--- constraint.sdc ---
create_clock -name core_clock -period 5.19 [get_ports {clk}]
set_input_delay 1.0380 -clock core_clock [delete_from_list [all_inputs] [get_ports {clk}]]
set_output_delay 1.0380 -clock core_clock [all_outputs]
set_load 0.01 [all_outputs]
--- design.v ---
`timescale 1ns / 1ps
module Filter(
  	input clk,
	input rst,
	input en,
	input [3:0] addr,
	output reg [8:0] out
    );
reg signed [8:0] sobel_val;
always @(*) begin
	case(addr)
		4'd1, 4'd3, 4'd5, 4'd7: sobel_val = -9'sd1;
		4'd4: sobel_val = 9'sd4;
		default: sobel_val = 9'sd0;
	endcase
end
always@(posedge clk) begin
		if(rst) begin
			out <= 0;
		end
		if(en) begin
			out <= sobel_val;
		end
	end
endmodule
`timescale 1ns / 1ps
module convolution(
  	input clk,
	input signed [8:0] in1,  
	input signed [8:0] in2,
	input [8:0] height,
	input [8:0] width,
	input rst,
	input en,
	input clear,
	output reg [20:0] out,
	output reg done
    );
	reg signed [26:0] data;
	reg [9:0] counter;
	always@(posedge clk) begin
		if(rst || clear)
			counter <= 0;
		else if(en) begin
			if(counter < (height*width)) begin
				counter <= counter + 1;
			end
			else begin
				counter <= 1;
			end
		end
	end
	always@(posedge clk) begin
		if(rst || clear) begin
			data <= 0;
			done <= 0;
		end
		else if(en) begin
			if(counter < (height*width)) begin
				data <= data + in1*in2;
				done <= 0;
			end
			else begin
				if(data > 1048575)
					out <= 1048575;
				else if (data < -1048576) 
					out <= -1048576;
				else
					out <= data; 
				data <= in1*in2;
				done <= 1; 
			end
		end
	end
endmodule
`timescale 1ns / 1ps
module maxpool(
   	input signed [20:0] in,
	input clk,
	input rst,
	input en,
	input [3:0] factor,
	output reg done,
	output reg [20:0] out,
	output [20:0] max
    );
	reg signed [20:0] cur_max;
	reg signed [20:0] abs_max;
	reg [7:0] counter;
	wire [7:0] size;
	wire [4:0] addr;
	wire [20:0] tempout;
	assign addr = counter;
	assign size = factor*factor;
	assign tempout = cur_max;
	assign max = abs_max;
	always@(posedge clk) begin
		if(rst) begin
			cur_max <= 21'b100000000000000000000;
			abs_max <= 0;
			counter <= 0;
			done <= 0;
		end
		else begin
		done <= 0;
		if(en) begin
			if(counter < size) begin
				counter <= counter + 1;
				if(in > cur_max) begin
					cur_max <= in;
				end
			end
			else begin
				done <= 1;
				counter <= 1;
				out <= cur_max;
				cur_max <= in;
			end
			if(in > abs_max) begin
				abs_max <= in;
			end
		end
		end
	end
endmodule
`timescale 1ns / 1ps
module address_l1(
  	input clk,
	input rst,
	input en,
	input [8:0] ht_sm,
	input [8:0] ht_lg,
	input [8:0] wt_sm,
	input [8:0] wt_lg,
	input [9:0] count,
	output [17:0] address_lg,
	output reg conv_done
    );
	wire [8:0] addrx, addry;
	reg [8:0] ADDRX, ADDRY;
	reg [8:0] OFFSET_X, OFFSET_Y;
	assign addrx = ADDRX + OFFSET_X;
	assign addry = ADDRY + OFFSET_Y;
	assign address_lg = addrx + addry*wt_lg;
	always@(posedge clk) begin
		if(rst) begin
			ADDRX <= 0;
			ADDRY <= 0;
			OFFSET_X <= 0;
			OFFSET_Y <= 0;
			conv_done <= 0;
		end
		else if(en) begin
			if(ADDRX < (wt_sm-1)) begin
				ADDRX <= ADDRX + 1;
				conv_done <= 0;
			end
			else begin
				ADDRX <= 0;
				if(ADDRY < (ht_sm-1)) begin
					ADDRY <= ADDRY + 1;
				end
				else begin
					ADDRY <= 0;
				end
			end
			if (count==(ht_sm*wt_sm-1)) begin
				if(OFFSET_X < (wt_lg-wt_sm)) begin
					OFFSET_X <= OFFSET_X + 1;
				end
				else begin
					OFFSET_X <= 0;
					if(OFFSET_Y < (ht_lg-ht_sm)) begin
						OFFSET_Y <= OFFSET_Y + 1;
					end
					else begin
						ADDRX <= 0;
						ADDRY <= 0;
						OFFSET_X <= 0;
						OFFSET_Y <= 0;
						conv_done <= 1;
					end
				end
			end
		end
	end
endmodule
`timescale 1ns / 1ps
module address_l2(
	input clk,
	input rst,
	input en,
	input [8:0] ht_sm,
	input [8:0] ht_lg,
	input [8:0] wt_sm,
	input [8:0] wt_lg,
	input [9:0] count1,
	input [8:0] factor,
	output [17:0] address_lg,
	output reg conv_done
    );
	wire [8:0] addrx, addry;
	reg [8:0] ADDRX, ADDRY;
	reg [8:0] OFFSET_X1, OFFSET_Y1, OFFSET_X2, OFFSET_Y2;
	wire [9:0] limit1;
	wire [9:0] limit2;
	assign limit1 = ht_sm*wt_sm-1;
	assign limit2 = factor*factor-1;
	assign addrx = ADDRX + OFFSET_X1 + OFFSET_X2;
	assign addry = ADDRY + OFFSET_Y1 + OFFSET_Y2;
	assign address_lg = addrx + addry*wt_lg;
	reg [9:0] count2;
	always @(posedge clk) begin
		if (rst) begin
			count2 <= 0;
		end
		else if (en) begin
			if(count1 == limit1) begin
				if(count2 < limit2) begin
					count2 <= count2 + 1;
				end
				else 
					count2 <= 0;
			end
		end
	end
	always@(posedge clk) begin
		if(rst) begin
			ADDRX <= 0;
			ADDRY <= 0;
			OFFSET_X1 <= 0;
			OFFSET_Y1 <= 0;
			OFFSET_X2 <= 0;
			OFFSET_Y2 <= 0;
			conv_done <= 0; 
		end
		else if(en) begin
			if(ADDRX < (wt_sm-1)) begin
				ADDRX <= ADDRX + 1;
				conv_done <= 0;
			end
			else begin
				ADDRX <= 0;
				if(ADDRY < (ht_sm-1)) begin
					ADDRY <= ADDRY + 1;
				end
				else begin
					ADDRY <= 0;
				end
			end
			if (count1==limit1) begin
				if(OFFSET_X1 < factor-1) begin
					OFFSET_X1 <= OFFSET_X1 + 1;
				end
				else begin
					OFFSET_X1 <= 0;
					if(OFFSET_Y1 < factor-1) begin
						OFFSET_Y1 <= OFFSET_Y1 + 1;
					end
					else begin
						OFFSET_X1 <= 0;
						OFFSET_Y1 <= 0;
					end
				end
				if (count2==limit2) begin
					if(OFFSET_X2 < (wt_lg-wt_sm-factor*2+1)) begin
						OFFSET_X2 <= OFFSET_X2 + factor;
					end
					else begin
						OFFSET_X2 <= 0;
						if(OFFSET_Y2 < (ht_lg-ht_sm-factor*2+1)) begin
							OFFSET_Y2 <= OFFSET_Y2 + factor;
						end
						else begin
							ADDRX <= 0;
							ADDRY <= 0;
							OFFSET_X1 <= 0;
							OFFSET_Y1 <= 0;
							OFFSET_Y2 <= 0;
							conv_done <= 1;
						end
					end
				end
			end
		end
	end
endmodule
`timescale 1ns / 1ps
module Top_convolution(
 input clk,
	input rst,
	input start,
	input en,
	input [12:0] addr,
	output [20:0] out,
	output [20:0] max_pl,
	output reg done,
	output pat_en,
	output [9:0] pat_addr,
	input [7:0] pat_dout,
	output img_en,
	output [17:0] img_addr,
	input [7:0] img_dout,
	output pc_en,
	output pc_we,
	output [9:0] pc_addr,
	output [10:0] pc_din,
	input [10:0] pc_dout,
	output ic_en,
	output ic_we,
	output [17:0] ic_addr,
	output [10:0] ic_din,
	input [10:0] ic_dout,
	output pl_en,
	output pl_we,
	output [12:0] pl_addr,
	output [20:0] pl_din,
	input [20:0] pl_dout
    );
	assign out = out_pl;
	reg [8:0] HT_SM, WT_SM;
	wire [8:0] ht_sm, wt_sm; 
	reg [8:0] HT_LG, WT_LG;
	wire [8:0] ht_lg, wt_lg;
	assign ht_sm = HT_SM;
	assign wt_sm = WT_SM;
	assign ht_lg = HT_LG;
	assign wt_lg = WT_LG;
	parameter [8:0] height_fil = 10, width_fil = 8, side_lap = 3, height_filpro = 8, width_filpro = 6,
	height_image = 48, width_image = 40, height_impro = 46, width_impro = 38, factor = 5;
	parameter [3:0] idle = 0, setup = 1, conv_p1 = 2, conv_p2 = 3, delay_p1 = 4, delay_p2 = 5, maxpl = 6, read = 15;
	reg [3:0] current_state, next_state;
	wire done_conv, done_maxpl;
	reg en_conv;
	wire en_maxpl;
	reg en_cnt_l1, en_cnt_l2, en_cnt_sm;
	reg clear;
	wire conv_done_l1, conv_done_l2;
	reg [1:0] conv_sel;
	assign en_maxpl = (conv_sel==3)? done_conv:0;
	wire signed [8:0] in1, in2;
	wire [20:0] out_conv;
	assign in1 = (conv_sel==2'b00)? 0: 
					(conv_sel==2'b01)? out_f: 
					(conv_sel==2'b10)? out_i:out_ip[10:2];
	assign in2 = (conv_sel==2'b00)? 0: 
					(conv_sel==2'b11)? out_fp[10:2]: out_lap;
	wire signed [20:0] in_maxpl, out_maxpl;
	assign in_maxpl = out_conv;
	reg [9:0] ADDR_SM;
	wire [17:0] addr_lg_l1;
	wire [17:0] addr_lg_l2;
	reg [17:0] ADDR_OUT;
	wire en_f, en_i, en_fp, en_ip, en_lap, en_pl;
	reg wr_ip, wr_fp, wr_pl;
	wire [9:0] addr_f;
	wire [17:0] addr_i;
	wire [9:0] addr_fp;
	wire [17:0] addr_ip;
	wire [12:0] addr_pl;
	wire [3:0] addr_lap;
	wire [10:0] in_fp, in_ip;
	wire [10:0] out_fp, out_ip;
	wire signed [20:0] in_pl;
	assign in_fp = out_conv[10:0];
	assign in_ip = out_conv[10:0];
	assign in_pl = out_maxpl;
	wire signed [8:0] out_lap;
	wire signed [7:0] out_i, out_f;	
	wire signed [20:0] out_pl;
	assign en_lap = (conv_sel==3||conv_sel==0)? 0:1;
	assign en_f = (conv_sel==1)? 1:0;
	assign en_i = (conv_sel==2)? 1:0;
	assign en_fp = (conv_sel==0)? 0:
						(conv_sel==1)? done_conv:
						(conv_sel==3)? 1:0;
	assign en_ip = (conv_sel==0)? 0:
						(conv_sel==2)? done_conv:
						(conv_sel==3)? 1:0;
	assign en_pl = (done)? en:done_maxpl;
	assign addr_f = (conv_sel==1)? addr_lg_l1:0;
	assign addr_i = (conv_sel==2)? addr_lg_l1:0;
	assign addr_lap = (conv_sel==0||conv_sel==3)? 0:ADDR_SM;
	assign addr_ip = (conv_sel==0)? 0: 
						  (conv_sel==3)? addr_lg_l2:ADDR_OUT; 
	assign addr_fp = (conv_sel==0)? 0: 
						  (conv_sel==1)? ADDR_OUT[9:0]:ADDR_SM;
	assign addr_pl = (done)? addr:ADDR_OUT[12:0];
	Filter Sobel (
    .clk(clk), 
    .rst(rst), 
    .en(en_lap), 
    .addr(addr_lap),  
    .out(out_lap)
    );
	assign pat_en = en_f;
	assign pat_addr = addr_f;
	assign out_f = pat_dout;
	assign img_en = en_i;
	assign img_addr = addr_i;
	assign out_i = img_dout;
	assign pc_en = en_fp;
	assign pc_we = wr_fp;
	assign pc_addr = addr_fp;
	assign pc_din = in_fp;
	assign out_fp = pc_dout;
	assign ic_en = en_ip;
	assign ic_we = wr_ip;
	assign ic_addr = addr_ip;
	assign ic_din = in_ip;
	assign out_ip = ic_dout;
	assign pl_en = en_pl;
	assign pl_we = wr_pl;
	assign pl_addr = addr_pl;
	assign pl_din = in_pl;
	assign out_pl = pl_dout;
	wire out_trig;
	assign out_trig = (conv_sel==2'b11)? done_maxpl:done_conv;
	always@(posedge clk) begin
		if(rst || clear) begin
			ADDR_OUT <= 0;
		end
		else if(out_trig) begin
			ADDR_OUT <= ADDR_OUT + 1;
		end	
	end
	address_l1 addr_l1 (
    .clk(clk), 
    .rst(rst||clear), 
    .en(en_cnt_l1), 
    .ht_sm(ht_sm), 
    .ht_lg(ht_lg), 
    .wt_sm(wt_sm), 
    .wt_lg(wt_lg), 
    .count(ADDR_SM), 
    .address_lg(addr_lg_l1), 
    .conv_done(conv_done_l1)
    );
	address_l2 addr_l2 (
    .clk(clk), 
    .rst(rst||clear), 
    .en(en_cnt_l2), 
    .ht_sm(ht_sm), 
    .ht_lg(ht_lg), 
    .wt_sm(wt_sm), 
    .wt_lg(wt_lg), 
	 .count1(ADDR_SM),
    .factor(factor), 
    .address_lg(addr_lg_l2), 
    .conv_done(conv_done_l2)
    );
	always@(posedge clk) begin
		if(rst||clear) begin
			ADDR_SM <= 0;
		end
		else if(en_cnt_l1||en_cnt_l2) begin
			if(ADDR_SM < (ht_sm*wt_sm-1)) begin
				ADDR_SM <= ADDR_SM + 1;
			end
			else begin
				ADDR_SM <= 0;
			end	
		end
	end
	convolution convolution (
	 .clk(clk),
    .in1(in1), 
    .in2(in2), 
    .height(ht_sm), 
    .width(wt_sm), 
    .rst(rst), 
    .en(en_conv), 
	 .clear(clear),
    .out(out_conv), 
    .done(done_conv)
    );
	maxpool maxpool (
    .in(in_maxpl), 
    .clk(clk), 
    .rst(rst), 
    .en(en_maxpl), 
    .factor(factor), 
    .done(done_maxpl), 
    .out(out_maxpl),
	 .max(max_pl)
    );
	always @(posedge clk) begin 
		if (rst) begin
			HT_SM <= 0;
			WT_SM <= 0;
			HT_LG <= 0;
			WT_SM <= 0;
			en_conv <= 0;
			en_cnt_l1 <= 0;
			en_cnt_l2 <= 0;
			wr_ip <= 0;
			wr_fp <= 0;
			wr_pl <= 0;
			clear <= 0;
			conv_sel <= 2'b00;
			done <= 0;
			current_state <= idle;
		end
		else
		case(current_state)
			idle: begin
				if(start)
					current_state <= setup;
				else
					current_state <= idle;
			end
			setup: begin
				case(conv_sel) 
					0: begin
						HT_SM <= side_lap;
						WT_SM <= side_lap;
						HT_LG <= height_fil;
						WT_LG <= width_fil;
						en_cnt_l1 <= 1;
						wr_fp <= 1;
						conv_sel <= 2'b01;
					end
					1: begin
						HT_SM <= side_lap;
						WT_SM <= side_lap;
						HT_LG <= height_image;
						WT_LG <= width_image;
						en_cnt_l1 <= 1;
						wr_ip <= 1;
						conv_sel <= 2'b10;
					end
					2: begin
						HT_SM <= height_filpro;
						WT_SM <= width_filpro;
						HT_LG <= height_impro;
						WT_LG <= width_impro;
						en_cnt_l2 <= 1;
						wr_pl <= 1;
						conv_sel <= 2'b11;
					end
				endcase
				current_state <= conv_p1;
			end
			conv_p1: begin
				en_conv <= 1;
				if(conv_done_l1) begin
					en_cnt_l1 <= 0;
					current_state <= conv_p2;
				end
				else if(conv_sel != 3)
					current_state <= conv_p1;
				else
					current_state <= maxpl;
			end
			conv_p2: begin
				en_conv <= 0;
				current_state <= delay_p1;
			end
			maxpl: begin
				if(conv_done_l2) begin
					en_cnt_l2 <= 0;
					current_state <= delay_p1;
				end
				else
					current_state <= maxpl;
			end
			delay_p1: begin
				if(conv_sel==3) begin
					if(done_maxpl) begin
						clear <= 1;
						wr_pl <= 0;
						current_state <= delay_p2;
					end
					else 
						current_state <= delay_p1;
				end
				else begin
					clear <= 1;
					wr_fp <= 0;
					wr_ip <= 0;
					current_state <= delay_p2;
				end
			end
			delay_p2: begin
				clear <= 0;
				if (conv_sel != 3) 
					current_state <= setup;
				else begin
					current_state <= read;
					conv_sel <= 2'b00;
				end
			end
			read: begin
				conv_sel <= 2'b00;
				done <= 1;
			end
		endcase
	end
endmodule
--- run.sh ---
#!/bin/bash
# the make line also repeats each setting of config.mk as NAME=value (left out here)
make -C /OpenROAD-flow-scripts/flow DESIGN_CONFIG=/design/flow/config.mk WORK_HOME=/design/flow/orfs CLKGATE_MAP_FILE= finish
--- config.mk ---
export PLATFORM = sky130hd
export DESIGN_NAME = Top_convolution
export DESIGN_NICKNAME = Top_convolution
export VERILOG_FILES = /design/flow/design.v
export SDC_FILE = /design/flow/constraint.sdc
export NUM_CORES = 4
export LEC_CHECK = 0
export ABC_AREA = 1
export CAP_MARGIN = 0
export CORE_ASPECT_RATIO = 1.3
export CORE_MARGIN = 2
export CORE_UTILIZATION = 72
export CTS_CLUSTER_DIAMETER = 308
export CTS_CLUSTER_SIZE = 10
export HOLD_SLACK_MARGIN = 0.29
export PLACE_DENSITY = 0.36
export SLEW_MARGIN = 20
==> impl_metrics.yaml, run 1 <==
# yosys + openroad results
outcome:
  status: "aborted with a tool error"
  failing_step: "global routing"
  tool.error: "[ERROR GRT-0116] Global routing finished with congestion. Check the congestion regions in the DRC Viewer."
synth:
  ff_type: "dfxtp_1"
  mux_area_frac: 0.0003615
  yosys-stat-cells: 3776
  ys_top_cells_by_count: "685 x nand2_1, 605 x inv_1, 383 x nor2_1, 376 x ha_1, 311 x a21oi_1"
  synth.avg_cell_area_um2: 7.334
  syn_area_um2: 27690
  async_reset_ff_frac: 0
  postSynthCellCount: 3776
  adder_share: 0.2646
  synth_compound_gate_area_share: 0.1219
  yosysWarnings: 6
  yosysMostFrequentCell: "nand2_1"
  ys_types: 67
  largest_area_cell: "dfxtp_1"
  synthXorXnorAreaFrac: 0.03732
  ys_seq_frac: 0.2288
  enable_flop_cells: 47
  topCellsByArea: "dfxtp_1 18%, ha_1 17%, fa_1 9.5%"
  ys_area_um2: 27690
  synth-seq-cells: 293
  topCombFamilyByArea: "adder cells"
  ys_sh_simple: 0.2378
  top_area_frac: 0.1778
floorplan:
  core_area_um2: 37800
  fp-row-count: 81
  die_height_um: 227.6
  fp_util: 0.7325
  die-width_um: 176
  ios: 239
  die_area_um2: 40060
placement:
  post-place-ws_ns: -2.304
  globalplace.congestion: 1.023
  place_area_um2: 33430
  hpwl_mm: 70.96
  io_buffer_count: 190
clocking:
  cts_buffers: 35
  cts_sinks: 293
  cts_root_buf: "clkbuf_16"
  htree_levels: 2
  ctsHoldBuffers: 0
  clock_tree.buffer_depth: 3
grt:
  grtUsageTotal: 0.8852
  gr-total-overflow: 1281
==> stage by stage <==
stage                 util  std cells
global placement    0.8842       4716
floorplan                -       3777
CTS                 0.9788       4863
detailed placement  0.8842       4716
==> repair_timing <==
action                     CTS
cloned                       1
pin swaps                  306
resized                    629
buffers inserted            99
setup endpoints to repair   55
==> metal layers <==
metal  overflow  global-route usage
met1         15              0.8111
met2        846               1.092
met3         28              0.7094
met4        392               1.024
met5          0              0.3922
==> run 2, diff against run 1 <==
ABC_AREA = unset   (was 1)
CAP_MARGIN = 25   (was 0)
CORE_ASPECT_RATIO = 0.92   (was 1.3)
CORE_UTILIZATION = 71   (was 72)
CTS_CLUSTER_DIAMETER = unset   (was 308)
CTS_CLUSTER_SIZE = 35   (was 10)
HOLD_SLACK_MARGIN = unset   (was 0.29)
MAX_ROUTING_LAYER = met4   (was unset)
MIN_ROUTING_LAYER = met1   (was unset)
PLACE_DENSITY = 0.65   (was 0.36)
SETUP_SLACK_MARGIN = 2.1   (was unset)
SLEW_MARGIN = 40   (was 20)
clock period = 7.86 ns   (was 5.19 ns; I/O delays follow)
==> run 2 against run 1 <==
Effect of this change: the layout now fails its checks (setup timing); synthesized area is 3.3% lower; synthesized cell count fell by 19%; die area is 2.0% lower.
==> impl_metrics.yaml, run 2 <==
# generated from flow reports
outcome:
  status: "finished with violations"
  so_faults: "setup timing"
setup_path:
  critPathMaxStageDelay_ns: 0.69
  worst-path-stages: 24
  cp_common_cell: "a21oi_2"
  crit_end: "img_addr[14]"
  reg2reg_from: "conv_sel[1]"
  path_class: "reg -> out"
  crit_buf_inv: 5
  r2r_end: "convolution.data[23]"
  required_ns: 6.29
  end_kind: "output port"
  start_kind: "flop"
  ff2ff_path_depth: 30
  cp_data_arrival_time_ns: 7.13
  path_cells: "ha_1 > a21oi_2 > o21bai_1 > a21oi_2 > buf_4 > o21bai_1 > a21oi_2 > xnor2_2 > and2_4 > ha_4 > fa_1 > ha_1 > inv_2 > fa_2 > inv_2 > fa_1 > ha_4 > a21boi_4 > o21ai_2 > buf_4 > a21oi_4 > o41ai_4 > mux2i_1 > buf_2"
  critPathLaunch: "addr_l1.ADDRY[2]"
  critPathSlowestCell: "fa_2"
  path_delay_family: "adder cells"
  regToRegSetupSlack_ns: -0.37
  crit_fanout: 5
power:
  seq_power_mw: 1.61
  p_seq_frac: 0.367
  comb_power_share: 0.246
  ir_worst_vdd_mv: 0.1419
  p_switching_mw: 1.407
  intPower_mw: 2.967
  pg_clk_mw: 1.69
  power_density_nw_per_um2: 127.5
  power.leakage_nw: 15.35
  p_clk_frac: 0.386
  p_comb_mw: 1.08
  switching_share: 0.3217
  top_power_group: "clock"
final_layout:
  syn2layout_area_growth_pct: 28.19
  stdcell_area_um2: 34310
  final_nets: 4007
  final_util: 0.9186
  stdcell_count: 3941
route:
  drt_iter0_markers: 4040
  drt-total-wl_mm: 105.0
  route.vias.total: 27586
  drcViolationCount: 0
  firstDrtPassIters: 14
  drtAntennaViolNets: 0
  wire_per_inst_um: 26.63
  via_per_inst: 7.000
floorplan:
  core_area_um2: 37350
  die_area_um2: 39270
  fp-row-count: 68
  fp_util: 0.7166
  die_height_um: 190.2
  ios: 239
  die-width_um: 206.4
synth:
  synth-seq-cells: 293
  largest_area_cell: "dfxtp_1"
  mux_area_frac: 0.03861
  ff_type: "dfxtp_1"
  async_reset_ff_frac: 0
  ys_types: 94
  topCellsByArea: "dfxtp_1 18%, ha_1 18%, fa_1 9.8%"
  ys_sh_simple: 0.1826
  postSynthCellCount: 3064
  ys_seq_frac: 0.2367
  yosys-stat-cells: 3064
  yosysWarnings: 6
  synth_compound_gate_area_share: 0.1422
  ys_area_um2: 26770
  yosysMostFrequentCell: "ha_1"
  top_area_frac: 0.1840
  adder_share: 0.2737
  topCombFamilyByArea: "adder cells"
  synthXorXnorAreaFrac: 0.05558
  enable_flop_cells: 47
  syn_area_um2: 26770
  synth.avg_cell_area_um2: 8.736
  ys_top_cells_by_count: "376 x ha_1, 295 x inv_1, 258 x nor2_1, 246 x dfxtp_1, 206 x nand2_1"
clocking:
  clkSlewWorstSetupHoldPaths_ns: 0.07
  clock_tree.buffer_depth: 3
  cts_sinks: 293
  cts_root_buf: "clkbuf_16"
  cts_tree: "built"
  clk_latency_ns: 0.57
  htree_levels: 2
  cts_buffers: 34
  ctsHoldBuffers: 0
final_timing:
  setup_slack_ns: -0.8417
  timing.final.crit_share: 1.107
  rsz0062_at_grt: "true"
  worst_pin_slew_ns: 0.9456
  finalHoldViolations: 0
  fmax_mhz: 114.9
  setup_viol: 25
  min_period_ns: 8.702
  finClkSkew_ns: 0.02379
  finalMaxSlewViolations: 0
  relSlewSlack: 0.3696
grt:
  grt_pass1_wl_mm: 133.2
  grtUsageTotal: 0.4377
  grt_max_degree: 100
  antenna_found_initial: 1
  gr-total-overflow: 0
  grt_pass1_vias: 26220
placement:
  hpwl_mm: 54.24
  place_area_um2: 30390
  globalplace.congestion: 0.9517
  io_buffer_count: 190
  place_inst: 3763
  post-place-ws_ns: -1.137
flow_run:
  drv_cap: 0
  warnings: 60
min_path:
  worstHoldStart: "current_state[0]"
  whs_endpoint: "current_state[0]"
  min_path_cells: 1
  holdCritPathClass: "reg -> reg"
## run 2: metrics by stage
stage / hold WS [ns] / TNS (ns) / power [mW]
global placement: 0.4298 / -5.588 / 2.379
floorplan: 0.3983 / -0.2995 / 2.157
finish: 0.4717 / -12.36 / 4.375
global route: 0.4729 / -15.57 / 4.456
detailed placement: 0.4190 / -7.643 / 2.421
CTS: 0.4293 / -1.415 / 4.129
## run 2: cell type report
type | count | area (um2)
multi-input combinational | 2325 | 20940
sequential | 293 | 6366
timing repair buffer | 475 | 4131
fill | 1372 | 3039
inverter | 295 | 1119
clock buffer | 45 | 963.4
tap | 490 | 613.1
clock inverter | 17 | 177.7
antenna | 1 | 2.502
## run 2: repair_timing
action / 4_1_cts / 5_1_grt
endpoints found under the setup margin: 71 / 116
pin swaps: 221 / 119
hold endpoints to repair: 0 / 0
setup buffers: 87 / 28
resized: 420 / 200
## run 2: layer usage
| layer | routed length (um) | vias up | track usage | part of all wire |
|---|---|---|---|---|
| met5 | 0 | - | - | 0 |
| met1 | 34450 | 12733 | 0.5096 | 0.33 |
| met4 | 10220 | 0 | 0.2168 | 0.097 |
| li1 | - | 11275 | - | - |
| met2 | 45750 | 2555 | 0.7106 | 0.44 |
| met3 | 14540 | 1023 | 0.1008 | 0.14 |
==> run 3, diff against run 2 <==
ABC_AREA = 1   (was unset)
CAP_MARGIN = 20   (was 25)
CORE_ASPECT_RATIO = unset   (was 0.92)
CORE_UTILIZATION = 72   (was 71)
CTS_CLUSTER_SIZE = 100   (was 35)
MAX_ROUTING_LAYER = unset   (was met4)
MIN_ROUTING_LAYER = unset   (was met1)
PLACE_DENSITY = 0.42   (was 0.65)
SETUP_SLACK_MARGIN = unset   (was 2.1)
SLEW_MARGIN = 20   (was 40)
clock period = 7.94 ns   (was 7.86 ns; I/O delays follow)
==> run 3 against run 2 <==
Effect of this change: non-clock buffer count decreased by 70; largest power group unchanged; sequential power is essentially flat; flip-flop count did not move; utilization decreased by 4.6 points; total power rose by 4.4%; the layout still fails its checks (setup timing); worst setup slack better by 0.45 ns; clock-buffer cell count fell by 4; die area is 2.0% higher; cell area is 4.0% lower; largest cell class unchanged.
==> impl_metrics.yaml, run 3 <==
# generated from flow reports
outcome:
  status: "finished with violations"
  so_faults: "setup timing"
setup_path:
  cp_data_arrival_time_ns: 6.75
  reg2reg_from: "conv_sel[1]"
  critPathLaunch: "addr_l1.OFFSET_Y[0]"
  start_kind: "flop"
  r2r_end: "convolution.data[24]"
  cp_common_cell: "nand2_1"
  required_ns: 6.35
  worst-path-stages: 29
  regToRegSetupSlack_ns: 0.35
  ff2ff_path_depth: 34
  end_kind: "output port"
  path_delay_family: "adder cells"
  crit_end: "img_addr[13]"
  critPathMaxStageDelay_ns: 0.55
  crit_buf_inv: 3
  path_class: "reg -> out"
  crit_fanout: 6
  critPathSlowestCell: "fa_1"
synth:
  yosys-stat-cells: 3776
  mux_area_frac: 0.0003615
  postSynthCellCount: 3776
  synth.avg_cell_area_um2: 7.334
  synth_compound_gate_area_share: 0.1219
  topCellsByArea: "dfxtp_1 18%, ha_1 17%, fa_1 9.5%"
  synth-seq-cells: 293
  adder_share: 0.2646
  async_reset_ff_frac: 0
  syn_area_um2: 27690
  yosysMostFrequentCell: "nand2_1"
  ys_types: 67
  yosysWarnings: 6
  ys_area_um2: 27690
  largest_area_cell: "dfxtp_1"
  enable_flop_cells: 47
  ys_top_cells_by_count: "685 x nand2_1, 605 x inv_1, 383 x nor2_1, 376 x ha_1, 311 x a21oi_1"
  synthXorXnorAreaFrac: 0.03732
  topCombFamilyByArea: "adder cells"
  top_area_frac: 0.1778
  ff_type: "dfxtp_1"
  ys_seq_frac: 0.2288
  ys_sh_simple: 0.2378
final_timing:
  setup_viol: 15
  finalHoldViolations: 0
  rsz0062_at_grt: "true"
  finalMaxSlewViolations: 0
  setup_slack_ns: -0.3935
  fmax_mhz: 120.0
  worst_pin_slew_ns: 1.055
  relSlewSlack: 0.2955
  finClkSkew_ns: 0.01641
  timing.final.crit_share: 1.050
  min_period_ns: 8.333
placement:
  globalplace.congestion: 1.020
  hpwl_mm: 63.94
  place_inst: 4550
  io_buffer_count: 190
  place_area_um2: 31030
min_path:
  worstHoldStart: "current_state[6]"
  whs_endpoint: "en_conv"
  min_path_cells: 1
  holdCritPathClass: "reg -> reg"
grt:
  grt_pass1_wl_mm: 144.9
  grt_max_degree: 53
  grt_pass1_vias: 28863
  antenna_found_initial: 3
  grtUsageTotal: 0.4457
  gr-total-overflow: 0
final_layout:
  fillers: 2026
  syn2layout_area_growth_pct: 18.96
  final_util: 0.8725
  stdcell_area_um2: 32940
  final_nets: 4673
  stdcell_count: 4625
floorplan:
  die_height_um: 200.1
  core_area_um2: 37760
  fp-row-count: 71
  ios: 239
  fp_util: 0.7335
  die_area_um2: 40050
  die-width_um: 200.1
power:
  pg_clk_mw: 1.70
  p_clk_frac: 0.371
  power_density_nw_per_um2: 138.7
  intPower_mw: 3.086
  switching_share: 0.3245
  ir_worst_vdd_mv: 0.1867
  seq_power_mw: 1.58
  top_power_group: "clock"
  p_switching_mw: 1.483
  p_seq_frac: 0.347
  power_mw: 4.568
  p_comb_mw: 1.29
  comb_power_share: 0.282
  power.leakage_nw: 16.17
route:
  via_per_inst: 6.317
  wire_per_inst_um: 20.74
  route.vias.total: 29215
  num_antenna_cells: 0
  firstDrtPassIters: 9
  drtAntennaViolNets: 0
  drt_iter0_markers: 3123
  drt-total-wl_mm: 95.91
  drcViolationCount: 0
clocking:
  htree_levels: 1
  cts_tree: "built"
  clkSlewWorstSetupHoldPaths_ns: 0.07
  clk_latency_ns: 0.58
  cts_buffers: 31
  clock_tree.buffer_depth: 3
  ctsHoldBuffers: 0
  cts_sinks: 293
  cts_root_buf: "clkbuf_16"
flow_run:
  warnings: 58
  drv_cap: 0
run 3: layout make-up:
cell class | instances | area, um2 | share of cell area
inverters | 620 | 2335 | 0.07088
repair buffers | 405 | 3488 | 0.1059
flip-flops and latches | 293 | 6355 | 0.1929
multi-input cells | 2739 | 18950 | 0.5751
clock inverters | 16 | 282.8 | 0.008584
well taps | 511 | 639.4 | 0.01941
clock buffers | 41 | 895.9 | 0.02720
run 3: metrics by stage:
| stage | TNS, ns | worst slack, ns | hold slack, ns |
|---|---|---|---|
| floorplan | 0 | 0.3533 | 0.3944 |
| global placement | -3.116 | -0.3274 | 0.4116 |
| detailed placement | -4.472 | -0.4431 | 0.4201 |
| CTS | 0 | 0.006748 | 0.4264 |
| global route | -7.891 | -0.6942 | 0.4465 |
| finish | -2.307 | -0.3935 | 0.4415 |
run 3: layer usage:
| layer | up-vias | global-route usage | wire [um] |
|---|---|---|---|
| li1 | 12832 | - | - |
| met2 | 2196 | 0.7413 | 43810 |
| met4 | 4 | 0.3084 | 8822 |
| met5 | - | 0 | 21 |
| met3 | 782 | 0.1041 | 11090 |
| met1 | 13401 | 0.5093 | 32170 |
run 3: timing repair:
item / in CTS / in global routing
setup endpoints to repair: 16 / 35
pin swaps: 28 / 60
gates resized: 70 / 128
buffers inserted: 6 / 12
==> run 4, diff against run 3 <==
ABC_AREA = unset   (was 1)
CORE_UTILIZATION = 34   (was 72)
CTS_CLUSTER_SIZE = unset   (was 100)
PLACE_DENSITY = unset   (was 0.42)
clock period = 13.8 ns   (was 7.94 ns; I/O delays follow)
==> run 4 against run 3 <==
Effect of this change: now clean on timing, DRC and antenna; worst setup slack better by 3.9 ns; flip-flop count stayed put; final cell count is 8.5% lower; non-clock buffer count is 191 lower; register-to-register slack better by 4.7 ns; clock-buffer cell count is 9 higher; sequential power is 42% lower; combinational power is 69% lower; critical endpoint is now convolution.data[26]; largest power group unchanged.
==> impl_metrics.yaml, run 4 <==
# generated from flow reports
flow_run:
  warnings: 57
  drv_cap: 0
final_layout:
  logic_area_um2: 18570
  stdcell_area_um2: 30580
  regArea_um2: 6341
  syn2layout_area_growth_pct: 14.25
  fillers: 7866
  final_nets: 3748
synth:
  syn_area_um2: 26770
  yosysWarnings: 6
  synth-seq-cells: 293
  yosys-stat-cells: 3064
  yosysMostFrequentCell: "ha_1"
  enable_flop_cells: 47
  synth_compound_gate_area_share: 0.1422
  ys_top_cells_by_count: "376 x ha_1, 295 x inv_1, 258 x nor2_1, 246 x dfxtp_1, 206 x nand2_1"
  postSynthCellCount: 3064
  adder_share: 0.2737
  top_area_frac: 0.1840
  ys_types: 94
  ys_seq_frac: 0.2367
  largest_area_cell: "dfxtp_1"
  async_reset_ff_frac: 0
  mux_area_frac: 0.03861
  synthXorXnorAreaFrac: 0.05558
  ys_sh_simple: 0.1826
  ys_area_um2: 26770
  ff_type: "dfxtp_1"
  topCellsByArea: "dfxtp_1 18%, ha_1 18%, fa_1 9.8%"
  topCombFamilyByArea: "adder cells"
  synth.avg_cell_area_um2: 8.736
grt:
  grt_pass1_wl_mm: 111.0
  grtUsageTotal: 0.1662
  grt_pass1_vias: 20678
  gr-total-overflow: 0
  grt_max_degree: 104
  antenna_found_initial: 0
route:
  drcViolationCount: 0
  firstDrtPassIters: 5
  drt_iter0_markers: 995
  wire_per_inst_um: 15.87
  via_per_inst: 5.016
  route.vias.total: 21231
  drtAntennaViolNets: 0
  num_antenna_cells: 0
  drt-total-wl_mm: 67.20
final_timing:
  fmax_mhz: 96.78
  min_period_ns: 10.33
  tns_ns: 0
  relSlewSlack: 0.3588
  setup_slack_ns: 3.468
  worst_pin_slew_ns: 0.9619
  setup_viol: 0
  timing.final.crit_share: 0.7487
  finalMaxSlewViolations: 0
  finalHoldViolations: 0
  holdWs_ns: 0.4499
  rsz0062_at_grt: "false"
  finClkSkew_ns: 0.01337
floorplan:
  ios: 239
  die-width_um: 284.6
  die_area_um2: 80980
  core_area_um2: 77720
  fp_util: 0.3444
  fp-row-count: 102
  die_height_um: 284.6
outcome:
  status: "complete, no violations"
setup_path:
  critPathMaxStageDelay_ns: 0.59
  regToRegSetupSlack_ns: 5.07
  crit_fanout: 17
  required_ns: 14.29
  cp_common_cell: "fa_1"
  path_delay_family: "adder cells"
  crit_end: "convolution.data[26]"
  critPathSlowestCell: "a21oi_1"
  reg2reg_from: "conv_sel[2]"
  crit_buf_inv: 5
  worst-path-stages: 30
  ff2ff_path_depth: 30
  path_class: "in -> reg"
  cp_data_arrival_time_ns: 10.82
  end_kind: "flop"
  critPathLaunch: "img_dout[0]"
  r2r_end: "convolution.data[26]"
  start_kind: "input port"
power:
  intPower_mw: 1.624
  comb_power_share: 0.173
  pg_clk_mw: 0.967
  power_mw: 2.270
  switching_share: 0.2846
  ir_worst_vdd_mv: 0.06484
  p_switching_mw: 0.6460
  p_clk_frac: 0.426
  power.leakage_nw: 13.52
  seq_power_mw: 0.910
  p_seq_frac: 0.401
  p_comb_mw: 0.394
  power_density_nw_per_um2: 74.23
  top_power_group: "clock"
clocking:
  ctsHoldBuffers: 0
  cts_tree: "built"
  cts_root_buf: "clkbuf_16"
  cts_sinks: 293
  clkSlewWorstSetupHoldPaths_ns: 0.05
  cts_buffers: 36
  clock_tree.buffer_depth: 3
  clk_latency_ns: 0.55
  postCtsSetupRepairBufs: 0
  htree_levels: 2
  cts_resized: 0
placement:
  place_area_um2: 29400
  io_buffer_count: 190
  hpwl_mm: 51.90
  globalplace.congestion: 0.8565
  post-place-ws_ns: 2.869
min_path:
  holdCritPathClass: "reg -> reg"
  worstHoldStart: "current_state[6]"
  min_path_cells: 1
  whs_endpoint: "en_conv"
[run 4: layout make-up]
type | instances | area share
multi-input cells | 2325 | 0.6072
clock inverters | 16 | 0.005483
repair buffers | 214 | 0.06800
well taps | 1040 | 0.04255
clock buffers | 50 | 0.03318
inverters | 295 | 0.03621
flip-flops and latches | 293 | 0.2074
[run 4: per-stage QoR]
step / cells / util
final: 4233 / 0.3935
after global routing: 4233 / 0.3935
after CTS: 4233 / 0.3935
after detailed placement: 4167 / 0.3782
after global placement: 4167 / 0.3782
after floorplan: 3065 / -
[run 4: layer usage]
layer | vias to the layer above | track usage | share of wire
li1 | 10742 | - | -
met1 | 10041 | 0.2329 | 0.49
met2 | 368 | 0.2667 | 0.45
met3 | 80 | 0.02560 | 0.044
met4 | 0 | 0.04039 | 0.020
met5 | - | 0 | 0
==> run 5, diff against run 4 <==
CORE_UTILIZATION = 40   (was 34)
clock period = 11.0 ns   (was 13.8 ns; I/O delays follow)
==> run 5 against run 4 <==
Effect of this change: first-iteration DRC count is 11% higher; sequential share of layout area is 0.18 points higher; combinational power is 25% higher; register-to-register slack worse by 2.6 ns; global-route usage is 2.4 points higher; die area is 15% lower; total power is 22% higher; via count is 1.3% lower; non-clock buffer count is 4 higher; final cell count is 4.2% lower.
==> impl_metrics.yaml, run 5 <==
# generated from flow reports
power:
  intPower_mw: 1.985
  pg_clk_mw: 1.14
  seq_power_mw: 1.14
  comb_power_share: 0.178
  switching_share: 0.2858
  p_switching_mw: 0.7944
  p_comb_mw: 0.494
  p_clk_frac: 0.412
  power_density_nw_per_um2: 91.69
  top_power_group: "registers"
  ir_worst_vdd_mv: 0.1017
  power.leakage_nw: 13.50
  p_seq_frac: 0.411
route:
  drtAntennaViolNets: 0
  drcViolationCount: 0
  drt_iter0_markers: 1109
  drt-total-wl_mm: 65.90
  firstDrtPassIters: 5
  route.vias.total: 20963
  wire_per_inst_um: 16.24
  via_per_inst: 5.167
grt:
  antenna_found_initial: 2
  grt_pass1_vias: 20469
  grt_max_degree: 104
  gr-total-overflow: 0
  grtUsageTotal: 0.1899
  grt_pass1_wl_mm: 108.4
synth:
  ys_seq_frac: 0.2367
  yosys-stat-cells: 3064
  mux_area_frac: 0.03861
  enable_flop_cells: 47
  async_reset_ff_frac: 0
  synth.avg_cell_area_um2: 8.736
  topCombFamilyByArea: "adder cells"
  yosysMostFrequentCell: "ha_1"
  ys_area_um2: 26770
  ys_top_cells_by_count: "376 x ha_1, 295 x inv_1, 258 x nor2_1, 246 x dfxtp_1, 206 x nand2_1"
  synth_compound_gate_area_share: 0.1422
  postSynthCellCount: 3064
  synthXorXnorAreaFrac: 0.05558
  ys_sh_simple: 0.1826
  topCellsByArea: "dfxtp_1 18%, ha_1 18%, fa_1 9.8%"
  top_area_frac: 0.1840
  syn_area_um2: 26770
  largest_area_cell: "dfxtp_1"
  adder_share: 0.2737
  synth-seq-cells: 293
  yosysWarnings: 6
  ys_types: 94
  ff_type: "dfxtp_1"
min_path:
  worstHoldStart: "current_state[6]"
  holdCritPathClass: "reg -> reg"
  whs_endpoint: "en_conv"
  min_path_cells: 1
final_timing:
  min_period_ns: 9.895
  finalHoldViolations: 0
  rsz0062_at_grt: "false"
  finalMaxSlewViolations: 0
  tns_ns: 0
  relSlewSlack: 0.3810
  fmax_mhz: 101.1
  finClkSkew_ns: 0.01716
  worst_pin_slew_ns: 0.9285
  setup_viol: 0
  timing.final.crit_share: 0.8996
placement:
  io_buffer_count: 190
  globalplace.congestion: 0.8576
  hpwl_mm: 51.39
  place_area_um2: 29210
  place_inst: 3995
setup_path:
  path_class: "reg -> out"
  path_delay_family: "adder cells"
  cp_common_cell: "ha_1"
  regToRegSetupSlack_ns: 2.50
  crit_end: "ic_addr[11]"
  path_cells: "fa_1 > ha_1 > a21o_1 > a21oi_1 > o21bai_1 > a21oi_1 > nor2b_1 > o21ai_0 > nand2b_1 > xnor2_1 > and2_1 > ha_1 > fa_1 > ha_1 > inv_1 > fa_1 > inv_1 > ha_1 > ha_1 > a21o_1 > a31o_2 > a21o_1 > o311ai_0 > clkdlybuf4s50_1"
  reg2reg_from: "conv_sel[3]"
  crit_fanout: 8
  required_ns: 8.80
  cp_data_arrival_time_ns: 7.70
  crit_buf_inv: 3
  worst-path-stages: 24
  start_kind: "flop"
  critPathLaunch: "addr_l2.ADDRY[2]"
  end_kind: "output port"
  critPathSlowestCell: "clkdlybuf4s50_1"
  critPathMaxStageDelay_ns: 0.65
  ff2ff_path_depth: 30
  r2r_end: "convolution.data[26]"
final_layout:
  regArea_um2: 6341
  syn2layout_area_growth_pct: 13.25
  stdcell_area_um2: 30310
  final_nets: 3751
  logic_area_um2: 18580
  fillers: 6528
  stdcell_count: 4057
  final_util: 0.4594
clocking:
  cts_resized: 0
  postCtsSetupRepairBufs: 0
  clkSlewWorstSetupHoldPaths_ns: 0.06
  cts_tree: "built"
  ctsHoldBuffers: 0
  clk_latency_ns: 0.54
  cts_sinks: 293
  clock_tree.buffer_depth: 3
  cts_root_buf: "clkbuf_16"
  htree_levels: 2
  cts_buffers: 35
floorplan:
  fp_util: 0.4057
  fp-row-count: 94
  die-width_um: 262.7
  die_height_um: 262.7
  die_area_um2: 69000
  core_area_um2: 65980
  ios: 239
outcome:
  status: "complete, no violations"
flow_run:
  drv_cap: 0
  warnings: 58
## run 5: cell type report
type | instances | area share
antenna | 1 | 0.00008255
timing repair buffer | 218 | 0.06951
sequential | 293 | 0.2092
multi-input combinational | 2325 | 0.6128
clock buffer | 45 | 0.03178
tap | 864 | 0.03566
inverter | 295 | 0.03653
clock inverter | 16 | 0.004458
## run 5: metal layers
layer / track usage / part of all wire
met2: 0.3091 / 0.45
met5: 0 / 0
met3: 0.02352 / 0.036
met1: 0.2682 / 0.49
met4: 0.04318 / 0.019
## run 5: metrics by stage
stage          setup WS [ns]  power [mW]  hold slack [ns]
2_1_floorplan          1.389       1.531           0.3983
5_1_grt               0.7102       2.921           0.4722
3_5_place_dp          0.7736       1.659           0.4427
3_3_place_gp          0.8481       1.656           0.4383
6_report               1.105       2.780           0.4494
4_1_cts                1.048       2.811           0.4513
==> run 6, diff against run 5 <==
ABC_AREA = 1   (was unset)
CELL_PAD_IN_SITES_GLOBAL_PLACEMENT = 1   (was unset)
CORE_MARGIN = 9   (was 2)
GPL_ROUTABILITY_DRIVEN = 0   (was unset)
GPL_TIMING_DRIVEN = 0   (was unset)
HOLD_SLACK_MARGIN = 0.15   (was unset)
MAX_ROUTING_LAYER = met5   (was unset)
SETUP_SLACK_MARGIN = -0.15   (was unset)
SLEW_MARGIN = 5   (was 20)
TNS_END_PERCENT = 100   (was unset)
==> run 6 against run 5 <==
Effect of this change: register-to-register slack got worse by 0.71 ns; wire length increased by 38%; critical path depth increased by 5; die area increased by 15%; clock skew increased by 0.0044 ns; clock power increased by about 20%; non-clock buffer count increased by 119; highest routed layer is now met5.
==> impl_metrics.yaml, run 6 <==
# generated from flow reports
outcome:
  status: "complete, no violations"
power:
  seq_power_mw: 1.14
  power_mw: 3.273
  switching_share: 0.3303
  p_seq_frac: 0.349
  p_clk_frac: 0.407
  intPower_mw: 2.192
  ir_worst_vdd_mv: 0.08217
  pg_clk_mw: 1.33
  p_switching_mw: 1.081
  top_power_group: "clock"
  comb_power_share: 0.244
  power.leakage_nw: 15.58
  p_comb_mw: 0.799
  power_density_nw_per_um2: 101.2
floorplan:
  die_area_um2: 79030
  fp_util: 0.4038
  die-width_um: 281.1
  ios: 239
  core_area_um2: 68590
  die_height_um: 281.1
  fp-row-count: 96
grt:
  gr-total-overflow: 0
  antenna_found_initial: 2
  grtUsageTotal: 0.2265
  grt_pass1_vias: 25034
  grt_pass1_wl_mm: 141.4
  grt_max_degree: 19
clocking:
  postCtsSetupRepairBufs: 0
  clkSlewWorstSetupHoldPaths_ns: 0.05
  cts_buffers: 39
  cts_sinks: 293
  cts_root_buf: "clkbuf_16"
  cts_resized: 0
  ctsHoldBuffers: 0
  clk_latency_ns: 0.56
  clock_tree.buffer_depth: 3
  htree_levels: 2
  cts_tree: "built"
final_timing:
  finalMaxSlewViolations: 0
  finalHoldViolations: 0
  fmax_mhz: 99.58
  min_period_ns: 10.04
  rsz0062_at_grt: "false"
  tns_ns: 0
  worst_pin_slew_ns: 1.064
  timing.final.crit_share: 0.9129
  relSlewSlack: 0.2905
  setup_viol: 0
  finClkSkew_ns: 0.02152
setup_path:
  start_kind: "flop"
  cp_data_arrival_time_ns: 7.84
  end_kind: "output port"
  critPathLaunch: "addr_l2.OFFSET_Y1[1]"
  regToRegSetupSlack_ns: 1.79
  reg2reg_from: "conv_sel[2]"
  worst-path-stages: 29
  crit_fanout: 6
  ff2ff_path_depth: 34
  crit_end: "ic_addr[14]"
  crit_buf_inv: 5
  r2r_end: "convolution.data[26]"
  required_ns: 8.80
  critPathSlowestCell: "xor2_1"
  path_delay_family: "adder cells"
  path_class: "reg -> out"
  critPathMaxStageDelay_ns: 0.62
final_layout:
  stdcell_area_um2: 32330
  final_util: 0.4715
  final_nets: 4613
  logic_area_um2: 18350
  syn2layout_area_growth_pct: 16.77
  regArea_um2: 6336
  fillers: 6925
route:
  firstDrtPassIters: 6
  routed.top_layer: "met5"
  drt_iter0_markers: 1453
  via_per_inst: 5.081
  route.vias.total: 25370
  drtAntennaViolNets: 0
  drcViolationCount: 0
  drt-total-wl_mm: 90.98
  wire_per_inst_um: 18.22
  wl_met2_mm: 45.21
  wl_met3_mm: 3.110
  drt-met1-wl_mm: 41.04
synth:
  enable_flop_cells: 47
  ys_seq_frac: 0.2288
  largest_area_cell: "dfxtp_1"
  topCellsByArea: "dfxtp_1 18%, ha_1 17%, fa_1 9.5%"
  top_area_frac: 0.1778
  postSynthCellCount: 3776
  yosys-stat-cells: 3776
  ff_type: "dfxtp_1"
  ys_top_cells_by_count: "685 x nand2_1, 605 x inv_1, 383 x nor2_1, 376 x ha_1, 311 x a21oi_1"
  ys_types: 67
  yosysMostFrequentCell: "nand2_1"
  synthXorXnorAreaFrac: 0.03732
  yosysWarnings: 6
  adder_share: 0.2646
  mux_area_frac: 0.0003615
  synth.avg_cell_area_um2: 7.334
  async_reset_ff_frac: 0
  ys_area_um2: 27690
  ys_sh_simple: 0.2378
  syn_area_um2: 27690
  topCombFamilyByArea: "adder cells"
  synth_compound_gate_area_share: 0.1219
  synth-seq-cells: 293
flow_run:
  drv_cap: 0
  warnings: 57
min_path:
  holdCritPathClass: "reg -> reg"
  min_path_cells: 2
  worstHoldStart: "addr_l2.count2[8]"
  whs_endpoint: "addr_l2.count2[8]"
placement:
  place_area_um2: 31000
  io_buffer_count: 210
  hpwl_mm: 75.76
==> run 6: layout make-up <==
class / count / area share
Buffer: 125 / 0.02136
Inverter: 620 / 0.07205
Tap cell: 931 / 0.03603
Timing Repair Buffer: 212 / 0.06594
Sequential cell: 293 / 0.1960
Clock buffer: 48 / 0.03347
Antenna cell: 1 / 0.00007739
Clock inverter: 24 / 0.007739
Multi-Input combinational cell: 2739 / 0.5674
==> run 6: per-stage QoR <==
stage	setup slack (ns)	instances	hold WS, ns
3_5_place_dp	0.9394	4920	0.4344
5_1_grt	0.5072	4993	0.4462
6_report	0.9582	4993	0.4439
3_3_place_gp	1.057	4918	0.4333
2_1_floorplan	2.801	3777	0.3944
4_1_cts	0.9376	4992	0.4405
==> run 6: layer usage <==
| metal | up-vias | GRT usage |
|---|---|---|
| met5 | - | 0 |
| met4 | 2 | 0.04564 |
| met3 | 92 | 0.02150 |
| met2 | 445 | 0.4095 |
| met1 | 12099 | 0.2891 |
| li1 | 12732 | - |
==> run 7, diff against run 6 <==
ABC_AREA = unset   (was 1)
CAP_MARGIN = 30   (was 20)
CELL_PAD_IN_SITES_GLOBAL_PLACEMENT = unset   (was 1)
CORE_MARGIN = 2   (was 9)
CORE_UTILIZATION = 72   (was 40)
CTS_CLUSTER_DIAMETER = 29   (was unset)
CTS_CLUSTER_SIZE = 53   (was unset)
GPL_ROUTABILITY_DRIVEN = unset   (was 0)
GPL_TIMING_DRIVEN = unset   (was 0)
HOLD_SLACK_MARGIN = 0.08   (was 0.15)
MAX_ROUTING_LAYER = unset   (was met5)
PLACE_DENSITY_LB_ADDON = 0.27   (was unset)
SETUP_SLACK_MARGIN = 1.87   (was -0.15)
TNS_END_PERCENT = 75   (was 100)
clock period = 7.33 ns   (was 11.0 ns; I/O delays follow)
==> run 7 against run 6 <==
Effect of this change: the flow now stops in global routing; die area fell by 51%; synthesized area fell by 3.3%; synthesized cell count fell by 19%.
==> impl_metrics.yaml, run 7 <==
# yosys + openroad results
synth:
  async_reset_ff_frac: 0
  synthXorXnorAreaFrac: 0.05558
  yosysWarnings: 6
  ys_seq_frac: 0.2367
  largest_area_cell: "dfxtp_1"
  mux_area_frac: 0.03861
  enable_flop_cells: 47
  ys_sh_simple: 0.1826
  synth.avg_cell_area_um2: 8.736
  ys_area_um2: 26770
  synth-seq-cells: 293
  yosysMostFrequentCell: "ha_1"
  yosys-stat-cells: 3064
  synth_compound_gate_area_share: 0.1422
  ff_type: "dfxtp_1"
  ys_top_cells_by_count: "376 x ha_1, 295 x inv_1, 258 x nor2_1, 246 x dfxtp_1, 206 x nand2_1"
  syn_area_um2: 26770
  top_area_frac: 0.1840
  topCombFamilyByArea: "adder cells"
  ys_types: 94
  postSynthCellCount: 3064
  topCellsByArea: "dfxtp_1 18%, ha_1 18%, fa_1 9.8%"
  adder_share: 0.2737
placement:
  post-place-ws_ns: -1.485
  hpwl_mm: 57.37
  globalplace.congestion: 0.9213
  io_buffer_count: 190
  place_area_um2: 30660
  place_inst: 3792
outcome:
  failing_step: "global routing"
  status: "aborted with a tool error"
  tool.error: "[ERROR GRT-0232] Routing congestion too high. Check the congestion heatmap in the GUI."
floorplan:
  core_area_um2: 36610
  die_area_um2: 38730
  die-width_um: 196.8
  die_height_um: 196.8
  fp-row-count: 70
  ios: 239
  fp_util: 0.7311
clocking:
  htree_levels: 3
  clock_tree.buffer_depth: 3
  cts_root_buf: "clkbuf_16"
  cts_buffers: 72
  ctsHoldBuffers: 0
  cts_sinks: 293
grt:
  grtUsageTotal: 0.7193
  gr-total-overflow: 26
## run 7: what timing repair did
item,4_1_cts
setup endpoints to repair,99
resized,353
pin swaps,201
buffers inserted,61
## run 7: stage by stage
step / hold WS, ns / setup TNS (ns)
after global placement: 0.4255 / -14.77
after CTS: 0.4450 / -8.467
after floorplan: 0.3983 / -1.993
after detailed placement: 0.4266 / -18.67
## run 7: routing by layer
metal,overflow,global-route usage
met5,0,0.1596
met3,2,0.5380
met1,0,0.7007
met4,8,0.7321
met2,16,0.9313
==> run 8, diff against run 7 <==
CORE_UTILIZATION = 70   (was 72)
CTS_CLUSTER_DIAMETER = 60   (was 29)
CTS_CLUSTER_SIZE = unset   (was 53)
HOLD_SLACK_MARGIN = unset   (was 0.08)
PLACE_DENSITY_LB_ADDON = unset   (was 0.27)
SETUP_SLACK_MARGIN = unset   (was 1.87)
SLEW_MARGIN = 20   (was 5)
TNS_END_PERCENT = unset   (was 75)
clock period = 7.16 ns   (was 7.33 ns; I/O delays follow)
==> run 8 against run 7 <==
Effect of this change: the layout now fails its checks (setup timing); die area grew 2.8%; synthesized cell count is the same; synthesized area is the same.
==> impl_metrics.yaml, run 8 <==
# generated from flow reports
outcome:
  status: "finished with violations"
  so_faults: "setup timing"
power:
  intPower_mw: 3.389
  power_density_nw_per_um2: 144.7
  ir_worst_vdd_mv: 0.1418
  top_power_group: "clock"
  p_switching_mw: 1.528
  seq_power_mw: 1.76
  power.leakage_nw: 15.68
  pg_clk_mw: 2.02
  comb_power_share: 0.231
  p_comb_mw: 1.14
  switching_share: 0.3108
  p_clk_frac: 0.411
  p_seq_frac: 0.358
synth:
  ys_area_um2: 26770
  mux_area_frac: 0.03861
  adder_share: 0.2737
  ys_seq_frac: 0.2367
  synth-seq-cells: 293
  synth.avg_cell_area_um2: 8.736
  ff_type: "dfxtp_1"
  topCombFamilyByArea: "adder cells"
  async_reset_ff_frac: 0
  yosysWarnings: 6
  enable_flop_cells: 47
  postSynthCellCount: 3064
  yosys-stat-cells: 3064
  synthXorXnorAreaFrac: 0.05558
  synth_compound_gate_area_share: 0.1422
  largest_area_cell: "dfxtp_1"
  syn_area_um2: 26770
  yosysMostFrequentCell: "ha_1"
  top_area_frac: 0.1840
  ys_top_cells_by_count: "376 x ha_1, 295 x inv_1, 258 x nor2_1, 246 x dfxtp_1, 206 x nand2_1"
  topCellsByArea: "dfxtp_1 18%, ha_1 18%, fa_1 9.8%"
  ys_sh_simple: 0.1826
  ys_types: 94
route:
  firstDrtPassIters: 7
  drt-total-wl_mm: 98.22
  drt_iter0_markers: 3262
  drcViolationCount: 0
  route.vias.total: 27282
  wire_per_inst_um: 24.50
  drtAntennaViolNets: 0
  via_per_inst: 6.805
final_timing:
  min_period_ns: 8.689
  relSlewSlack: 0.3843
  setup_slack_ns: -1.529
  tns_ns: -27.27
  timing.final.crit_share: 1.214
  setup_viol: 40
  finalMaxSlewViolations: 0
  finalHoldViolations: 0
  fmax_mhz: 115.1
  rsz0062_at_grt: "true"
  finClkSkew_ns: 0.02203
  worst_pin_slew_ns: 0.9235
clocking:
  ctsHoldBuffers: 0
  htree_levels: 2
  cts_buffers: 36
  cts_sinks: 293
  cts_tree: "built"
  cts_root_buf: "clkbuf_16"
  clk_latency_ns: 0.57
  clock_tree.buffer_depth: 3
  clkSlewWorstSetupHoldPaths_ns: 0.06
setup_path:
  ff2ff_path_depth: 27
  critPathLaunch: "pat_dout[5]"
  end_kind: "flop"
  crit_fanout: 5
  worst-path-stages: 26
  crit_buf_inv: 4
  path_delay_family: "adder cells"
  r2r_end: "convolution.data[26]"
  required_ns: 7.67
  path_class: "in -> reg"
  cp_data_arrival_time_ns: 9.20
  regToRegSetupSlack_ns: -1.41
  critPathSlowestCell: "fa_1"
  crit_end: "convolution.data[26]"
  reg2reg_from: "conv_sel[1]"
  start_kind: "input port"
  critPathMaxStageDelay_ns: 0.63
floorplan:
  die_area_um2: 39820
  fp-row-count: 71
  fp_util: 0.7106
  die-width_um: 199.5
  ios: 239
  die_height_um: 199.5
  core_area_um2: 37670
placement:
  io_buffer_count: 190
  globalplace.congestion: 0.9547
  hpwl_mm: 56.20
  place_area_um2: 30710
grt:
  met1_usage: 0.4973
  use_met3: 0.07814
  top_usage_layer: "met2"
  use_met2: 0.7081
  grt_pass1_wl_mm: 132.3
  grt_max_degree: 74
  grtUsageTotal: 0.4164
  grt_pass1_vias: 26188
  antenna_found_initial: 3
  gr-total-overflow: 0
final_layout:
  final_nets: 4054
  syn2layout_area_growth_pct: 26.92
  stdcell_area_um2: 33970
  fillers: 1596
flow_run:
  drv_cap: 0
  warnings: 60
min_path:
  min_path_cells: 0
  whs_endpoint: "maxpool.out[1]"
  worstHoldStart: "maxpool.cur_max[1]"
  holdCritPathClass: "reg -> reg"
-- run 8: stage by stage --
step           hold slack (ns)  utilization  setup slack [ns]  power, mW  std cells
2_1_floorplan           0.3983            -           -0.8595      2.365       3065
3_3_place_gp            0.4246       0.8140            -1.536      2.630       3876
3_5_place_dp            0.4347       0.8154            -1.726      2.681       3880
4_1_cts                 0.4458       0.8798           -0.8230      4.701       3986
5_1_grt                 0.4777       0.9018            -1.635      5.009       4007
6_report                0.4565       0.9019            -1.529      4.917       4009
-- run 8: cell type report --
class	count	area, um2	area share
Multi-Input combinational cell	2325	20180	0.5939
Sequential cell	293	6351	0.1870
Inverter	295	1115	0.03282
Clock inverter	19	276.5	0.008140
Timing Repair Buffer	520	4415	0.1300
Antenna cell	2	5.005	0.0001473
Clock buffer	44	992.2	0.02921
Tap cell	511	639.4	0.01882
-- run 8: per-layer routing --
| metal | vias to the layer above | routed length [um] |
|---|---|---|
| met4 | 0 | 8374 |
| met3 | 848 | 12120 |
| li1 | 11355 | - |
| met2 | 2450 | 44310 |
| met5 | - | 0 |
| met1 | 12629 | 33420 |
-- run 8: repair_timing --
action | CTS | global route
buffers inserted | 51 | 33
endpoints found under the setup margin | 41 | 44
pin swaps | 186 | 149
gates resized | 322 | 152
==> run 9, diff against run 8 <==
ABC_AREA = 1   (was unset)
CAP_MARGIN = 20   (was 30)
CORE_UTILIZATION = 72   (was 70)
CTS_CLUSTER_DIAMETER = 400   (was 60)
CTS_CLUSTER_SIZE = 100   (was unset)
PLACE_DENSITY = 0.42   (was unset)
SETUP_SLACK_MARGIN = -0.55   (was unset)
clock period = 5.57 ns   (was 7.16 ns; I/O delays follow)
==> run 9 against run 8 <==
Effect of this change: the run now fails in global routing; die area rose by 0.58%; synthesized area rose by 3.5%; synthesized cell count rose by 23%.
==> impl_metrics.yaml, run 9 <==
# yosys + openroad results
synth:
  yosysWarnings: 6
  postSynthCellCount: 3776
  synth-seq-cells: 293
  largest_area_cell: "dfxtp_1"
  synthXorXnorAreaFrac: 0.03732
  ff_type: "dfxtp_1"
  enable_flop_cells: 47
  adder_share: 0.2646
  topCombFamilyByArea: "adder cells"
  top_area_frac: 0.1778
  mux_area_frac: 0.0003615
  synth.avg_cell_area_um2: 7.334
  topCellsByArea: "dfxtp_1 18%, ha_1 17%, fa_1 9.5%"
  ys_types: 67
  yosys-stat-cells: 3776
  yosysMostFrequentCell: "nand2_1"
  syn_area_um2: 27690
  ys_seq_frac: 0.2288
  async_reset_ff_frac: 0
  synth_compound_gate_area_share: 0.1219
  ys_area_um2: 27690
  ys_top_cells_by_count: "685 x nand2_1, 605 x inv_1, 383 x nor2_1, 376 x ha_1, 311 x a21oi_1"
  ys_sh_simple: 0.2378
clocking:
  cts_root_buf: "clkbuf_16"
  cts_sinks: 293
  ctsHoldBuffers: 0
  cts_buffers: 6
  clock_tree.buffer_depth: 3
  htree_levels: 1
floorplan:
  die-width_um: 200.1
  core_area_um2: 37760
  fp_util: 0.7335
  die_height_um: 200.1
  fp-row-count: 71
  die_area_um2: 40050
  ios: 239
placement:
  hpwl_mm: 70.42
  globalplace.congestion: 1.033
  io_buffer_count: 190
outcome:
  failing_step: "global routing"
  tool.error: "[ERROR GRT-0232] Routing congestion too high. Check the congestion heatmap in the GUI."
  status: "aborted with a tool error"
grt:
  gr-total-overflow: 3558
  grtUsageTotal: 1.028
==> run 9: what timing repair did <==
| action | CTS |
|---|---|
| setup endpoints to repair | 51 |
| cloned | 1 |
| buffers inserted | 55 |
| gates resized | 486 |
| pin swaps | 248 |
==> run 9: through the flow <==
stage	hold WS, ns	cells	worst slack, ns	cell area (um2)	power, mW
after floorplan	0.3944	3777	-0.8863	28390	3.543
after global placement	0.4240	4722	-1.704	33040	4.122
after detailed placement	0.4239	4722	-1.991	33040	4.228
after CTS	0.4496	4772	-1.875	35020	5.246
==> run 9: metal layers <==
layer,global-route usage,GRT overflow
met1,0.9114,43
met2,1.316,2658
met3,0.8174,53
met4,1.168,802
met5,0.5083,2
==> run 10, diff against run 9 <==
CAP_MARGIN = 25   (was 20)
CORE_ASPECT_RATIO = 1.34   (was unset)
CTS_CLUSTER_DIAMETER = 165   (was 400)
CTS_CLUSTER_SIZE = 17   (was 100)
HOLD_SLACK_MARGIN = 0.3   (was unset)
MAX_ROUTING_LAYER = met4   (was unset)
MIN_ROUTING_LAYER = met1   (was unset)
PLACE_DENSITY = 0.65   (was 0.42)
SETUP_SLACK_MARGIN = 1.07   (was -0.55)
SLEW_MARGIN = 40   (was 20)
clock period = 4.88 ns   (was 5.57 ns; I/O delays follow)
==> run 10 against run 9 <==
Effect of this change: synthesized cell count is the same; die area hardly changed; the flow again stops in global routing; synthesized area stayed put.
==> impl_metrics.yaml, run 10 <==
# yosys + openroad results
placement:
  globalplace.congestion: 1.025
  hpwl_mm: 72.68
  post-place-ws_ns: -2.484
  io_buffer_count: 190
  place_area_um2: 33570
grt:
  grtUsageTotal: 0.9014
  gr-total-overflow: 1062
synth:
  synthXorXnorAreaFrac: 0.03732
  topCombFamilyByArea: "adder cells"
  top_area_frac: 0.1778
  mux_area_frac: 0.0003615
  yosysWarnings: 6
  async_reset_ff_frac: 0
  ys_types: 67
  synth.avg_cell_area_um2: 7.334
  synth-seq-cells: 293
  ys_top_cells_by_count: "685 x nand2_1, 605 x inv_1, 383 x nor2_1, 376 x ha_1, 311 x a21oi_1"
  enable_flop_cells: 47
  ff_type: "dfxtp_1"
  ys_area_um2: 27690
  synth_compound_gate_area_share: 0.1219
  ys_sh_simple: 0.2378
  ys_seq_frac: 0.2288
  largest_area_cell: "dfxtp_1"
  topCellsByArea: "dfxtp_1 18%, ha_1 17%, fa_1 9.5%"
  postSynthCellCount: 3776
  yosys-stat-cells: 3776
  adder_share: 0.2646
  yosysMostFrequentCell: "nand2_1"
  syn_area_um2: 27690
clocking:
  ctsHoldBuffers: 0
  clock_tree.buffer_depth: 3
  cts_buffers: 21
  cts_sinks: 293
  cts_root_buf: "clkbuf_16"
  htree_levels: 1
floorplan:
  die_area_um2: 40060
  fp_util: 0.7266
  core_area_um2: 38110
  die-width_um: 173.4
  ios: 239
  die_height_um: 231.0
  fp-row-count: 83
outcome:
  failing_step: "global routing"
  tool.error: "[ERROR GRT-0116] Global routing finished with congestion. Check the congestion regions in the DRC Viewer."
  status: "aborted with a tool error"
## run 10: routing by layer
metal | GRT overflow | GRT usage
met1 | 50 | 0.8299
met4 | 253 | 0.9905
met2 | 717 | 1.075
met3 | 42 | 0.7287
met5 | - | -
## run 10: stage by stage
step,utilization,std cells,total power [mW],setup TNS [ns]
floorplan,-,3777,4.106,-42.83
CTS,0.9698,4868,7.019,-79.38
global placement,0.8808,4731,4.794,-87.64
detailed placement,0.8809,4731,4.911,-95.18
## run 10: what timing repair did
item	4_1_cts
pin swaps	307
gates resized	638
setup buffers	102
endpoints found under the setup margin	192
Power and IR drop assume default switching activity.
